==> inputs of v17 <==
// mac_16bit
module mac_16bit(out_rounded,md,mr,clk,rst);
output reg [26:0] out_rounded;
input [15:0] md,mr;               
input clk,rst;
reg [15:0] MD,MR;
reg [39:0] acc;
wire [39:0] mult_out;
wire [17:0] PP0,PP1,PP2,PP3,PP4,PP5,PP6,PP7,PP8;
reg [31:0] PP0_reg,PP1_reg,PP2_reg,PP3_reg,PP4_reg,PP5_reg,PP6_reg,PP7_reg,PP8_reg;
wire [31:0] PP0_FULL,PP1_FULL,PP2_FULL,PP3_FULL,PP4_FULL,PP5_FULL,PP6_FULL,PP7_FULL,PP8_FULL;
wire [7:0] neg;
wire [31:0] sum0,carry0,sum1,carry1,sum2,carry2,sum3,carry3,sum4,carry4,sum5,carry5,sum6,carry6;
wire [39:0] new_acc;
reg [2:0] setup_count;
reg setup_completed;
reg [8:0] count;
generatePartialProducts PP(.PP0(PP0),.PP1(PP1),.PP2(PP2),.PP3(PP3),.PP4(PP4),.PP5(PP5),.PP6(PP6),.PP7(PP7),.PP8(PP8),.neg(neg),.MD(MD),.MR(MR));
genvar i;
assign PP0_FULL[16:0] = PP0;
for(i=31; i>16; i=i-1) begin
  assign PP0_FULL[i] = PP0_FULL[16];
end
assign PP1_FULL[18:2] = PP1;
for(i=31; i>18; i=i-1) begin
  assign PP1_FULL[i] = PP1_FULL[18];
end
assign PP1_FULL[1] = 1'b0;
assign PP1_FULL[0] = neg[0];
assign PP2_FULL[20:4] = PP2;
for(i=31; i>20; i=i-1) begin
  assign PP2_FULL[i] = PP2_FULL[20];
end
assign PP2_FULL[3] = 1'b0;
assign PP2_FULL[2] = neg[1];
for(i=0; i<2; i=i+1) begin
  assign PP2_FULL[i] = 1'b0;
end
assign PP3_FULL[22:6] = PP3;
for(i=31; i>22; i=i-1) begin
  assign PP3_FULL[i] = PP3_FULL[22];
end
assign PP3_FULL[5] = 1'b0;
assign PP3_FULL[4] = neg[2];
for(i=0; i<4; i=i+1) begin
  assign PP3_FULL[i] = 1'b0;
end
assign PP4_FULL[24:8] = PP4;
for(i=31; i>24; i=i-1) begin
  assign PP4_FULL[i] = PP4_FULL[24];
end
assign PP4_FULL[7] = 1'b0;
assign PP4_FULL[6] = neg[3];
for(i=0; i<6; i=i+1) begin
  assign PP4_FULL[i] = 1'b0;
end
  ...
clock: 6.47 ns
lec_check: 0
cap_margin: 20
core_margin: 2
core_utilization: 72
cts_cluster_size: 72
place_density_lb_addon: 0.0
setup_slack_margin: 1.91
slew_margin: 20
tns_end_percent: 80
run.sh (not shown) runs the stock make flow with config.mk's settings and CLKGATE_MAP_FILE=.
==> v22 (differences from v17) <==
==> flow/config.mk (replaced) <==
export PLATFORM = sky130hd
export DESIGN_NAME = mac_16bit
export DESIGN_NICKNAME = mac_16bit
export VERILOG_FILES = /design/flow/design.v
export SDC_FILE = /design/flow/constraint.sdc
export NUM_CORES = 4
export LEC_CHECK = 0
export CAP_MARGIN = 40
export CORE_MARGIN = 2
export CORE_UTILIZATION = 72
export CTS_CLUSTER_SIZE = 15
export HOLD_SLACK_MARGIN = -0.1
export SETUP_SLACK_MARGIN = 0.18
export SLEW_MARGIN = 20
==> flow/constraint.sdc (replaced) <==
create_clock -name core_clock -period 3.28 [get_ports {clk}]
set_input_delay 0.6560 -clock core_clock [delete_from_list [all_inputs] [get_ports {clk}]]
set_output_delay 0.6560 -clock core_clock [all_outputs]
set_load 0.01 [all_outputs]
==> qor.yml <==
run:
  cap_violations: 1
routing:
  diodes: 4
power:
  clock_power_share_pct: 20.9
finish:
  fin_cells: 3004
setup_path:
  worstRegToRegCells: 27
global_route:
  groute.usage.overall_pct: 41.7
  grt_start_max_net_pins: 101
clock_network:
  cts.clk_slew.worst_paths_ps: 70
place:
  place.detailed.hpwl_um: 40400
outcome:
  status: "failed layout checks"
  check-failures: "max-capacitance violations, max-slew violations, negative setup slack"
sta:
  timing.final.setup_violations: 63
  final_max_slew_viol_count: 2
  finalWorstSetupSlack_ps: -4560
  worst_clock_skew_ps: 21.5
(the above is from v22)
==> qor.yml <==
sta:
  final_max_slew_viol_count: 0
  timing.final.setup_violations: 12
  worst_clock_skew_ps: 12.8
  finalWorstSetupSlack_ps: -565
power:
  clock_power_share_pct: 23.6
  power.ir.vdd_worst_v: 0.000274
setup_path:
  worstRegToRegCells: 28
routing:
  wl_met1_um: 22500
  number_of_drc_violations_after_detailed_routing_iteration_0: 2197
  diodes: 0
finish:
  fin_cells: 2834
  num-nets-final: 2774
logic_synthesis:
  synth_adder_area_share_pct: 23.7
outcome:
  check-failures: "negative setup slack"
  status: "failed layout checks"
run:
  cap_violations: 0
clock_network:
  cts.clk_slew.worst_paths_ps: 60
place:
  place.detailed.hpwl_um: 37300
global_route:
  groute.usage.overall_pct: 36.4
  grt_start_max_net_pins: 84
(the above is from v17)
Power is estimated from default activity; no workload was simulated.
